==> inputs of run R <==
==> flow/design.v <==
module ALU #(
    parameter DATA_W = 32
)
(
    input                       i_clk,    
    input                       i_rst_n,  
    input                       i_valid,  
    input [DATA_W - 1 : 0]      i_A,      
    input [DATA_W - 1 : 0]      i_B,      
    input [         2 : 0]      i_inst,   
    output [2*DATA_W - 1 : 0]   o_data,   
    output                      o_done    
);
    parameter S_IDLE           = 2'd0;
    parameter S_ONE_CYCLE_OP   = 2'd1;
    parameter S_MULTI_CYCLE_OP = 2'd2;
    reg  [         1: 0] state, state_nxt;  
    reg  [  DATA_W-1: 0] operand_a, operand_a_nxt;
    reg  [  DATA_W-1: 0] operand_b, operand_b_nxt;
    reg  [         2: 0] inst, inst_nxt;
    wire [  DATA_W-1: 0] add_buf, sub_buf;
    reg  [  2*DATA_W: 0] shift_reg, shift_reg_nxt;
    reg                  done, done_nxt;
    reg  [         4: 0] counter;
    assign add_buf = operand_a + operand_b;
    assign sub_buf = operand_a - operand_b;
    assign o_data = shift_reg[ 2*DATA_W-1: 0];
    assign o_done = done;
    always @(*) begin
        if (i_valid) begin
            operand_a_nxt = i_A;
            operand_b_nxt = i_B;
            inst_nxt      = i_inst;
        end
        else begin
            operand_a_nxt = operand_a;
            operand_b_nxt = operand_b;
            inst_nxt      = inst;
        end
    end
    always @(*) begin
        case(state)
            S_IDLE           :  begin
                if (i_valid) state_nxt = (i_inst >= 6 ) ? S_MULTI_CYCLE_OP : S_ONE_CYCLE_OP;
                else state_nxt = state;
            end
            S_ONE_CYCLE_OP   :  state_nxt = S_IDLE;
            S_MULTI_CYCLE_OP :  state_nxt = (counter == 31) ? S_IDLE : state;           
            default : state_nxt = state;
        endcase
    end
    always @(posedge i_clk) begin 
        counter <= (state == S_MULTI_CYCLE_OP) ? counter + 5'd1 : 5'd0;
    end
    always @(*) begin
        shift_reg_nxt = shift_reg;
        case (state)
            S_IDLE          : begin
                shift_reg_nxt = 65'b0;
                done_nxt = 1'b0;
            end
            S_ONE_CYCLE_OP  : begin
                case (inst)
                    3'd0    : begin
                        if ((operand_a[DATA_W-1] == 1) && (operand_b[DATA_W-1] == 1) && (add_buf[DATA_W-1] == 0))
                            shift_reg_nxt[31:0] = {1'b1, 31'b0};
                        else if ((operand_a[DATA_W-1] == 0) && (operand_b[DATA_W-1] == 0) && (add_buf[DATA_W-1] == 1))
                            shift_reg_nxt[31:0] = {1'b0, {31{1'b1}}};
                        else
                            shift_reg_nxt[31:0] = add_buf;
                    end
                    3'd1    : begin
                        if ((operand_a[DATA_W-1] == 1) && (operand_b[DATA_W-1] == 0) && (sub_buf[DATA_W-1] == 0))
                            shift_reg_nxt[31:0] = {1'b1, 31'b0};
                        else if ((operand_a[DATA_W-1] == 0) && (operand_b[DATA_W-1] == 1) && (sub_buf[DATA_W-1] == 1))
                            shift_reg_nxt[31:0] = {1'b0, {31{1'b1}}};
                        else
                            shift_reg_nxt[31:0] = sub_buf;
                    end
                    3'd2    : shift_reg_nxt[31:0] = operand_a & operand_b;
                    3'd3    : shift_reg_nxt[31:0] = operand_a | operand_b;
                    3'd4    : shift_reg_nxt[31:0] = ($signed(operand_a) < $signed(operand_b)) ? 32'd1 : 32'd0;
                    3'd5    : shift_reg_nxt[31:0] = $signed(operand_a) >>> $signed(operand_b);
                    default : shift_reg_nxt[31:0] = shift_reg[31:0];
                endcase
                shift_reg_nxt[64:32] = 33'b0;
                done_nxt = 1'b1;
            end
            S_MULTI_CYCLE_OP: begin
                case (inst)
                    3'd6    : begin
                        if (counter == 0)
                            shift_reg_nxt[31:0] = operand_a;
                        else
                            shift_reg_nxt[31:0] = shift_reg[31:0];
                        if(shift_reg_nxt[0] == 1)
                            shift_reg_nxt[64:32] = shift_reg[63:32] + operand_b;
                        else
                            shift_reg_nxt[64:32] = shift_reg[63:32];
                        shift_reg_nxt = shift_reg_nxt >> 1;
                        if (counter == 31) 
                            done_nxt = 1'b1;
                        else 
                            done_nxt = 1'b0;
                    end
                    3'd7    :begin
                        if (counter == 0) begin
                            if ((operand_b == 1) && (operand_a[31] == 1)) begin
                                shift_reg_nxt[31:1] = operand_a[30:0];
                                shift_reg_nxt[32] = 0;
                                shift_reg_nxt[0] = 1;
                            end
                            else begin
                                shift_reg_nxt[32:1] = operand_a;
                                shift_reg_nxt[0] = 0;
                            end
                            shift_reg_nxt[63:33] = shift_reg[63:33];
                        end
                        else begin
                            if (shift_reg[63:32] >= operand_b) begin
                                shift_reg_nxt[63:32] = shift_reg[63:32] - operand_b;
                                shift_reg_nxt[0] = 1;
                            end
                            else begin
                                shift_reg_nxt[63:32] = shift_reg[63:32];
                                shift_reg_nxt[0] = 0;
                            end
                            shift_reg_nxt[31:1] = shift_reg[31:1];
                        end
                        if (counter == 31) 
                            done_nxt = 1'b1;
                        else begin
                            shift_reg_nxt = shift_reg_nxt << 1;
                            done_nxt = 1'b0;
                        end
                    end
                    default :begin
                        shift_reg_nxt = shift_reg;
                        done_nxt = done;
                    end
                endcase
            end
            default : begin
                shift_reg_nxt = shift_reg;
                done_nxt = 1'b0;
            end
        endcase
    end
    always @(posedge i_clk or negedge i_rst_n) begin
        if(!i_rst_n) begin 
            done <= 0;
        end
        else begin
            done <= done_nxt;
        end
    end
    always @(posedge i_clk or negedge i_rst_n) begin
        if (!i_rst_n) begin
            state       <= S_IDLE;
            operand_a   <= 0;
            operand_b   <= 0;
            inst        <= 0;
            shift_reg   <= 0;
        end
        else begin
            state       <= state_nxt;
            operand_a   <= operand_a_nxt;
            operand_b   <= operand_b_nxt;
            inst        <= inst_nxt;
            shift_reg   <= shift_reg_nxt;
        end
    end
endmodule
==> flow/run.sh <==
#!/bin/bash
# the make line also repeats each setting of config.mk as NAME=value (left out here)
make -C /OpenROAD-flow-scripts/flow DESIGN_CONFIG=/design/flow/config.mk WORK_HOME=/design/flow/orfs CLKGATE_MAP_FILE= finish
==> flow/config.mk <==
export PLATFORM = sky130hd
export DESIGN_NAME = ALU
export DESIGN_NICKNAME = ALU
export VERILOG_FILES = /design/flow/design.v
export SDC_FILE = /design/flow/constraint.sdc
export NUM_CORES = 4
export LEC_CHECK = 0
export ABC_AREA = 1
export CAP_MARGIN = 15
export CELL_PAD_IN_SITES_DETAIL_PLACEMENT = 1
export CORE_ASPECT_RATIO = 1.15
export CORE_MARGIN = 6
export CORE_UTILIZATION = 57
export CTS_CLUSTER_DIAMETER = 222
export CTS_CLUSTER_SIZE = 22
export GPL_ROUTABILITY_DRIVEN = 1
export GPL_TIMING_DRIVEN = 0
export HOLD_SLACK_MARGIN = 0.05
export MAX_ROUTING_LAYER = met4
export PLACE_DENSITY_LB_ADDON = 0.23
export SETUP_SLACK_MARGIN = -0.25
export SLEW_MARGIN = 35
==> flow/constraint.sdc <==
create_clock -name core_clock -period 3.77 [get_ports {i_clk}]
set_input_delay 0.7540 -clock core_clock [delete_from_list [all_inputs] [get_ports {i_clk}]]
set_output_delay 0.7540 -clock core_clock [all_outputs]
set_load 0.01 [all_outputs]
==> run P: changes against run R <==
ABC_AREA = 0   (was 1)
CORE_ASPECT_RATIO = 0.53   (was 1.15)
CORE_UTILIZATION = 59   (was 57)
GPL_TIMING_DRIVEN = 1   (was 0)
HOLD_SLACK_MARGIN = default   (was 0.05)
PLACE_DENSITY_LB_ADDON = 0.02   (was 0.23)
==> run M: changes against run R <==
ABC_AREA = default   (was 1)
CAP_MARGIN = 20   (was 15)
CELL_PAD_IN_SITES_DETAIL_PLACEMENT = default   (was 1)
CORE_ASPECT_RATIO = default   (was 1.15)
CORE_MARGIN = 2   (was 6)
CORE_UTILIZATION = 70   (was 57)
CTS_CLUSTER_DIAMETER = default   (was 222)
CTS_CLUSTER_SIZE = 35   (was 22)
GPL_ROUTABILITY_DRIVEN = default   (was 1)
GPL_TIMING_DRIVEN = default   (was 0)
HOLD_SLACK_MARGIN = default   (was 0.05)
MAX_ROUTING_LAYER = default   (was met4)
PLACE_DENSITY_LB_ADDON = default   (was 0.23)
SETUP_SLACK_MARGIN = default   (was -0.25)
SLEW_MARGIN = 20   (was 35)
==> flow/constraint.sdc (replaced) <==
create_clock -name core_clock -period 3.3 [get_ports {i_clk}]
set_input_delay 0.6600 -clock core_clock [delete_from_list [all_inputs] [get_ports {i_clk}]]
set_output_delay 0.6600 -clock core_clock [all_outputs]
set_load 0.01 [all_outputs]
==> impl_metrics.ini <==
; implementation run metrics
[status]
outcome = stopped before the end
haltStage = global routing (5_1_grt)
error_line = [ERROR GRT-0232] Routing congestion too high. Check the congestion heatmap in the GUI.

[synth]
syn_inst = 2456
synth_simple_gate_area_share = 0.184
syn_area_um2 = 18400

[place]
place_area_um2 = 21700
[end of results for run M]
==> impl_metrics.ini <==
; implementation run metrics
[synth]
synth-main-ff-cell = dfrtp_1
synth_simple_gate_area_share = 0.184
syn_inst = 2456
syn_area_um2 = 18400
yosys-top-cells-area = dfrtp_1 (18%), ha_1 (11%), o21ai_0 (7.0%)

[status]
error_line = [ERROR DPL-0033] detailed placement checks failed during check placement.
haltStage = clock tree synthesis (4_1_cts)
outcome = stopped before the end

[die]
die_w_um = 255

[place]
place_area_um2 = 21000
[end of results for run P]
==> impl_metrics.ini <==
; implementation run metrics
[place]
place_area_um2 = 21500

[synth]
syn_inst = 3174
synth-seq-cells = 140
common_cells = nand2_1 (710), nand3_1 (388), inv_1 (287)
synth_simple_gate_area_share = 0.347
logic_family = simple AND/OR/NAND/NOR gates
synth-adder-area-share = 0.110
syn_area_um2 = 19600

[status]
haltStage = clock tree synthesis (4_1_cts)
error_line = [ERROR DPL-0033] detailed placement checks failed during check placement.
outcome = stopped before the end

[die]
die_area_um2 = 39000
[end of results for run R]

==> pepper: inputs <==
// ALU: RTL as listed in full above, without the edits since
clock: 3.62 ns
lec_check: 0
abc_area: 0
cap_margin: 15
cell_pad_in_sites_detail_placement: 0
core_aspect_ratio: 1.02
core_margin: 2
core_utilization: 70
cts_cluster_size: 14
gpl_routability_driven: 1
gpl_timing_driven: 1
max_routing_layer: met5
place_density: 0.78
setup_slack_margin: -0.19
slew_margin: 35
run.sh (not shown) runs the stock make flow with config.mk's settings and CLKGATE_MAP_FILE=.
==> quartz (differences from pepper) <==
==> flow/config.mk (replaced) <==
export PLATFORM = sky130hd
export DESIGN_NAME = ALU
export DESIGN_NICKNAME = ALU
export VERILOG_FILES = /design/flow/design.v
export SDC_FILE = /design/flow/constraint.sdc
export NUM_CORES = 4
export LEC_CHECK = 0
export CAP_MARGIN = 20
export CORE_MARGIN = 2
export CORE_UTILIZATION = 45
export SLEW_MARGIN = 20
==> flow/constraint.sdc (replaced) <==
create_clock -name core_clock -period 3.64 [get_ports {i_clk}]
set_input_delay 0.7280 -clock core_clock [delete_from_list [all_inputs] [get_ports {i_clk}]]
set_output_delay 0.7280 -clock core_clock [all_outputs]
set_load 0.01 [all_outputs]
==> onyx (differences from pepper) <==
==> flow/config.mk (replaced) <==
export PLATFORM = sky130hd
export DESIGN_NAME = ALU
export DESIGN_NICKNAME = ALU
export VERILOG_FILES = /design/flow/design.v
export SDC_FILE = /design/flow/constraint.sdc
export NUM_CORES = 4
export LEC_CHECK = 0
export CAP_MARGIN = 20
export CELL_PAD_IN_SITES_GLOBAL_PLACEMENT = 2
export CORE_ASPECT_RATIO = 1.99
export CORE_MARGIN = 2
export CORE_UTILIZATION = 36
export CTS_CLUSTER_DIAMETER = 351
export CTS_CLUSTER_SIZE = 98
export PLACE_DENSITY = 0.89
export SLEW_MARGIN = 0
==> flow/constraint.sdc (replaced) <==
create_clock -name core_clock -period 7.0 [get_ports {i_clk}]
set_input_delay 1.4000 -clock core_clock [delete_from_list [all_inputs] [get_ports {i_clk}]]
set_output_delay 1.4000 -clock core_clock [all_outputs]
set_load 0.01 [all_outputs]
==> qor summary <==
quantity	quartz	onyx	pepper
Final Wtd Congestion	1.05	0.998	1.21
Share of cell area taken by multi-input logic gates	60.3%	65.8%	63.5%
Number of ordinary and repair buffers in the finished layout	436	172	322
Chip area	42600 µm²	53100 µm²	27600 µm²
Net switching component of the power	6840 µW	3430 µW	6840 µW
Critical R2R Launch	operand_a[17]	operand_b[21]	operand_b[24]
Power drawn by the sequential cells	2440 µW	1380 µW	2460 µW
Final-layout non-clock buffer area share	16.5%	8.00%	13.1%
Grt met2 use	60.6%	59.2%	76.8%
Internal power	6820 µW	3210 µW	6600 µW
Clock latency (worst-skew pair)	0.52 ns	0.49 ns	0.48 ns
Leakage power total	0.00993 µW	0.00864 µW	0.00937 µW
Worst VDD drop	0.000422 V	0.000212 V	0.000443 V
Layout overhead on the synthesized area	23.0%	12.4%	16.5%
Combinational fraction of design power	68.7%	64.0%	67.0%
Seq/total area	15.4%	16.8%	16.2%
Final HPWL from detailed placement	67.2 mm	70.4 mm	55.9 mm
Clock network share of area	2.49%	2.94%	2.79%
Met1 wire length	36.3 mm	31.6 mm	26.2 mm
Antenna violations before repair	1	0	3
Final cell count without fillers	3280	3137	2968
Number of gates on the worst path with buffers counted	12	9	13
Outcome	timing/DRC/antenna clean	timing/DRC/antenna clean	finished with violations
Layout check failures	-	-	negative setup slack
Well Taps	532	654	335
Fin worst setup slack	0.114 ns	2.22 ns	-0.173 ns
Power is estimated from default activity; no workload was simulated.
